==> flow/design.v <==
`timescale 1ns / 1ps
module mmd5(
  input clk,
  input reset,
  input [63:0]guess,
  input [6:0]itr,
  input [4:0] r,
  input [31:0] k,
  output cracked,
  output [127:0] digest
);
wire [0:127] passwd_hash = 128'hE8CD0953ABDFDE433DFEC7FAA70DF7F6;
reg [0:127] md5_guess;
assign cracked = (md5_guess==passwd_hash);
assign digest = md5_guess;
reg [31:0]a; 
reg [31:0]b; 
reg [31:0]c; 
reg [31:0]d; 
reg [6:0] nextitr;
reg [31:0]f;
reg [31:0]g;
wire [31:0]w[1:0];
assign w[0]={
  guess[39:32],
  guess[47:40],
  guess[55:48],
  guess[63:56]
};
assign w[1]={
  guess[7:0],
  guess[15:8],
  guess[23:16],
  guess[31:24]
};
function [31:0]leftrotate;
  input [31:0]x;
  input [4:0] c;
  begin
    leftrotate=((x) << (c)) | ((x) >> (32 - (c)));
  end
endfunction
integer j;
always @(posedge clk ) begin
  if(~reset)begin
  md5_guess<=0;
  nextitr <= 1;
  a<=32'h67452301;
  b<=32'hefcdab89;
  c<=32'h98badcfe;
  d<=32'h10325476;
  end
  else if(itr==nextitr)begin
    if(itr<=67)nextitr<=itr+1;
    else nextitr<=0;
    if(itr==0)begin
      a<=32'h67452301;
      b<=32'hefcdab89;
      c<=32'h98badcfe;
      d<=32'h10325476;
    end
    else if(itr>0 && itr<65)begin
      if(itr<=16)begin
        f = (b & c) | ((~b) & d);
        g = itr-1;
      end
      else if(itr<=32)begin
        f = (d & b) | ((~d) & c);
        g = (5*(itr-1)+1 ) & 32'd15;
      end
      else if(itr<=48)begin
        f = b ^ c ^ d;
        g = (3*(itr-1) +5) & 32'd15;
      end
      else if(itr<=64)begin
        f = c ^ (b | (~d));
        g = (7*(itr-1)) & 32'd15;
      end
      d <= c;
      c <= b;
      b <= b + leftrotate((a + f + k + ((g<=1)? w[g]:((g==2)? 128 : ((g==14)? 32'd64:0)))), r); 
      a <= d;
    end 
    if( itr == 65 )begin
      a<= 32'h67452301 + a;
      b<= 32'hefcdab89 + b;
      c<= 32'h98badcfe + c;
      d<= 32'h10325476 + d;
    end 
    if( itr == 66 )begin
      for( j = 0 ; j < 4 ; j = j+1 )begin
        md5_guess[8*(j+0)+:8]<=a[8*j+:8];
        md5_guess[8*(j+4)+:8]<=b[8*j+:8];
        md5_guess[8*(j+8)+:8]<=c[8*j+:8];
        md5_guess[8*(j+12)+:8]<=d[8*j+:8];
      end
    end 
  end
end
endmodule
module md5_crack(
  input          clk,
  input          reset_n,
  input          in_valid,
  output         in_ready,
  input  [63:0]  guess,
  output         out_valid,
  output [127:0] digest,
  output         cracked
);
reg  [6:0]  itr;
reg         busy;
reg  [63:0] guess_q;
wire [5:0]  ridx = (itr>0 && itr<65)? itr-1:63;
function [31:0] kconst;
  input [5:0] i;
  begin
    case (i)
      6'd0: kconst = 32'hd76aa478;
      6'd1: kconst = 32'he8c7b756;
      6'd2: kconst = 32'h242070db;
      6'd3: kconst = 32'hc1bdceee;
      6'd4: kconst = 32'hf57c0faf;
      6'd5: kconst = 32'h4787c62a;
      6'd6: kconst = 32'ha8304613;
      6'd7: kconst = 32'hfd469501;
      6'd8: kconst = 32'h698098d8;
      6'd9: kconst = 32'h8b44f7af;
      6'd10: kconst = 32'hffff5bb1;
      6'd11: kconst = 32'h895cd7be;
      6'd12: kconst = 32'h6b901122;
      6'd13: kconst = 32'hfd987193;
      6'd14: kconst = 32'ha679438e;
      6'd15: kconst = 32'h49b40821;
      6'd16: kconst = 32'hf61e2562;
      6'd17: kconst = 32'hc040b340;
      6'd18: kconst = 32'h265e5a51;
      6'd19: kconst = 32'he9b6c7aa;
      6'd20: kconst = 32'hd62f105d;
      6'd21: kconst = 32'h02441453;
      6'd22: kconst = 32'hd8a1e681;
      6'd23: kconst = 32'he7d3fbc8;
      6'd24: kconst = 32'h21e1cde6;
      6'd25: kconst = 32'hc33707d6;
      6'd26: kconst = 32'hf4d50d87;
      6'd27: kconst = 32'h455a14ed;
      6'd28: kconst = 32'ha9e3e905;
      6'd29: kconst = 32'hfcefa3f8;
      6'd30: kconst = 32'h676f02d9;
      6'd31: kconst = 32'h8d2a4c8a;
      6'd32: kconst = 32'hfffa3942;
      6'd33: kconst = 32'h8771f681;
      6'd34: kconst = 32'h6d9d6122;
      6'd35: kconst = 32'hfde5380c;
      6'd36: kconst = 32'ha4beea44;
      6'd37: kconst = 32'h4bdecfa9;
      6'd38: kconst = 32'hf6bb4b60;
      6'd39: kconst = 32'hbebfbc70;
      6'd40: kconst = 32'h289b7ec6;
      6'd41: kconst = 32'heaa127fa;
      6'd42: kconst = 32'hd4ef3085;
      6'd43: kconst = 32'h04881d05;
      6'd44: kconst = 32'hd9d4d039;
      6'd45: kconst = 32'he6db99e5;
      6'd46: kconst = 32'h1fa27cf8;
      6'd47: kconst = 32'hc4ac5665;
      6'd48: kconst = 32'hf4292244;
      6'd49: kconst = 32'h432aff97;
      6'd50: kconst = 32'hab9423a7;
      6'd51: kconst = 32'hfc93a039;
      6'd52: kconst = 32'h655b59c3;
      6'd53: kconst = 32'h8f0ccc92;
      6'd54: kconst = 32'hffeff47d;
      6'd55: kconst = 32'h85845dd1;
      6'd56: kconst = 32'h6fa87e4f;
      6'd57: kconst = 32'hfe2ce6e0;
      6'd58: kconst = 32'ha3014314;
      6'd59: kconst = 32'h4e0811a1;
      6'd60: kconst = 32'hf7537e82;
      6'd61: kconst = 32'hbd3af235;
      6'd62: kconst = 32'h2ad7d2bb;
      6'd63: kconst = 32'heb86d391;
      default: kconst = 32'h0;
    endcase
  end
endfunction
function [4:0] rconst;
  input [5:0] i;
  begin
    case (i)
      6'd0: rconst = 5'd7;
      6'd1: rconst = 5'd12;
      6'd2: rconst = 5'd17;
      6'd3: rconst = 5'd22;
      6'd4: rconst = 5'd7;
      6'd5: rconst = 5'd12;
      6'd6: rconst = 5'd17;
      6'd7: rconst = 5'd22;
      6'd8: rconst = 5'd7;
      6'd9: rconst = 5'd12;
      6'd10: rconst = 5'd17;
      6'd11: rconst = 5'd22;
      6'd12: rconst = 5'd7;
      6'd13: rconst = 5'd12;
      6'd14: rconst = 5'd17;
      6'd15: rconst = 5'd22;
      6'd16: rconst = 5'd5;
      6'd17: rconst = 5'd9;
      6'd18: rconst = 5'd14;
      6'd19: rconst = 5'd20;
      6'd20: rconst = 5'd5;
      6'd21: rconst = 5'd9;
      6'd22: rconst = 5'd14;
      6'd23: rconst = 5'd20;
      6'd24: rconst = 5'd5;
      6'd25: rconst = 5'd9;
      6'd26: rconst = 5'd14;
      6'd27: rconst = 5'd20;
      6'd28: rconst = 5'd5;
      6'd29: rconst = 5'd9;
      6'd30: rconst = 5'd14;
      6'd31: rconst = 5'd20;
      6'd32: rconst = 5'd4;
      6'd33: rconst = 5'd11;
      6'd34: rconst = 5'd16;
      6'd35: rconst = 5'd23;
      6'd36: rconst = 5'd4;
      6'd37: rconst = 5'd11;
      6'd38: rconst = 5'd16;
      6'd39: rconst = 5'd23;
      6'd40: rconst = 5'd4;
      6'd41: rconst = 5'd11;
      6'd42: rconst = 5'd16;
      6'd43: rconst = 5'd23;
      6'd44: rconst = 5'd4;
      6'd45: rconst = 5'd11;
      6'd46: rconst = 5'd16;
      6'd47: rconst = 5'd23;
      6'd48: rconst = 5'd6;
      6'd49: rconst = 5'd10;
      6'd50: rconst = 5'd15;
      6'd51: rconst = 5'd21;
      6'd52: rconst = 5'd6;
      6'd53: rconst = 5'd10;
      6'd54: rconst = 5'd15;
      6'd55: rconst = 5'd21;
      6'd56: rconst = 5'd6;
      6'd57: rconst = 5'd10;
      6'd58: rconst = 5'd15;
      6'd59: rconst = 5'd21;
      6'd60: rconst = 5'd6;
      6'd61: rconst = 5'd10;
      6'd62: rconst = 5'd15;
      6'd63: rconst = 5'd21;
      default: rconst = 5'd0;
    endcase
  end
endfunction
wire [4:0]  rchoose = rconst(ridx);
wire [31:0] kchoose = kconst(ridx);
assign in_ready  = ~busy | (itr==68);
assign out_valid = busy & (itr==67);
always @(posedge clk) begin
  if (~reset_n) begin
    busy <= 0;
    itr  <= 68;
  end
  else if (in_valid && in_ready) begin
    busy    <= 1;
    itr     <= 0;
    guess_q <= guess;
  end
  else if (busy) begin
    if (itr==68) busy <= 0;
    else itr <= itr+1;
  end
end
mmd5 cracker(
  .clk(clk),
  .reset(reset_n),
  .guess(guess_q),
  .itr(itr),
  .r(rchoose),
  .k(kchoose),
  .cracked(cracked),
  .digest(digest)
);
endmodule
Settings: LEC_CHECK=0, CAP_MARGIN=20, CORE_MARGIN=2, CORE_UTILIZATION=71, CTS_CLUSTER_SIZE=25, MAX_ROUTING_LAYER=met4, SLEW_MARGIN=20; clock period 9.01 ns.
run.sh (not shown) runs the stock make flow with config.mk's settings and CLKGATE_MAP_FILE=.
The starting point died in global routing (5_1_grt) (GRT-0232).
Change:
--- a/flow/config.mk
+++ b/flow/config.mk
@@ -9,5 +9,5 @@
 export CORE_MARGIN = 2
-export CORE_UTILIZATION = 71
-export CTS_CLUSTER_SIZE = 25
-export MAX_ROUTING_LAYER = met4
+export CORE_UTILIZATION = 40
+export GPL_TIMING_DRIVEN = 0
+export SETUP_SLACK_MARGIN = -0.44
 export SLEW_MARGIN = 20
==> flow/constraint.sdc (replaced) <==
create_clock -name core_clock -period 10.0 [get_ports {clk}]
set_input_delay 2.0000 -clock core_clock [delete_from_list [all_inputs] [get_ports {clk}]]
set_output_delay 2.0000 -clock core_clock [all_outputs]
set_load 0.01 [all_outputs]
Effect:
- Now the flow ran to the end with violations: setup timing
- die area goes up by 76%
- synthesized area stays the same
- synthesized cell count stays the same
Change:
--- a/flow/config.mk
+++ b/flow/config.mk
@@ -9,5 +9,4 @@
 export CORE_MARGIN = 2
-export CORE_UTILIZATION = 40
-export GPL_TIMING_DRIVEN = 0
-export SETUP_SLACK_MARGIN = -0.44
+export CORE_UTILIZATION = 66
+export SETUP_SLACK_MARGIN = -0.46
 export SLEW_MARGIN = 20
==> flow/constraint.sdc (replaced) <==
create_clock -name core_clock -period 7.9 [get_ports {clk}]
set_input_delay 1.5800 -clock core_clock [delete_from_list [all_inputs] [get_ports {clk}]]
set_output_delay 1.5800 -clock core_clock [all_outputs]
set_load 0.01 [all_outputs]
What happened: The new run ended with an error in global routing (5_1_grt); die size decreases by well over a third; synthesized cell count stays the same; area after synthesis stays the same.
Change:
--- a/flow/config.mk
+++ b/flow/config.mk
@@ -9,4 +9,3 @@
 export CORE_MARGIN = 2
-export CORE_UTILIZATION = 66
-export SETUP_SLACK_MARGIN = -0.46
+export CORE_UTILIZATION = 41
 export SLEW_MARGIN = 20
==> flow/constraint.sdc (replaced) <==
create_clock -name core_clock -period 9.81 [get_ports {clk}]
set_input_delay 1.9620 -clock core_clock [delete_from_list [all_inputs] [get_ports {clk}]]
set_output_delay 1.9620 -clock core_clock [all_outputs]
set_load 0.01 [all_outputs]
Result: Now the flow completed without violations. Die area increases by 60%. Synthesized area stays the same. Synthesized cell count is unchanged.
Change:
--- a/flow/config.mk
+++ b/flow/config.mk
@@ -8,4 +8,9 @@
 export CAP_MARGIN = 20
+export CELL_PAD_IN_SITES_GLOBAL_PLACEMENT = 2
 export CORE_MARGIN = 2
-export CORE_UTILIZATION = 41
+export CORE_UTILIZATION = 54
+export CTS_CLUSTER_DIAMETER = 332
+export CTS_CLUSTER_SIZE = 99
+export PLACE_DENSITY = 0.92
 export SLEW_MARGIN = 20
+export TNS_END_PERCENT = 15
==> flow/constraint.sdc (replaced) <==
create_clock -name core_clock -period 10.0 [get_ports {clk}]
set_input_delay 2.0000 -clock core_clock [delete_from_list [all_inputs] [get_ports {clk}]]
set_output_delay 2.0000 -clock core_clock [all_outputs]
set_load 0.01 [all_outputs]
Outcome: With this change the flow aborted during global placement without I/O (3_1_place_gp_skip_io) with GPL-0301; synthesized cell count is unchanged; die area went down by 24%; area after synthesis is unchanged.
Change:
==> flow/config.mk (replaced) <==
export PLATFORM = sky130hd
export DESIGN_NAME = md5_crack
export DESIGN_NICKNAME = md5_crack
export VERILOG_FILES = /design/flow/design.v
export SDC_FILE = /design/flow/constraint.sdc
export NUM_CORES = 4
export LEC_CHECK = 0
export CAP_MARGIN = 30
export CORE_ASPECT_RATIO = 1.27
export CORE_MARGIN = 2
export CORE_UTILIZATION = 50
export GPL_TIMING_DRIVEN = 0
export HOLD_SLACK_MARGIN = 0.15
export MIN_ROUTING_LAYER = met2
export PLACE_DENSITY_LB_ADDON = 0.15
export SETUP_SLACK_MARGIN = 1.17
export SLEW_MARGIN = 5
Outcome: With this change the flow aborted during global routing (5_1_grt), error GRT-0116. Area after synthesis stays the same. Synthesized cell count does not change. Die area came out higher by about 8%.
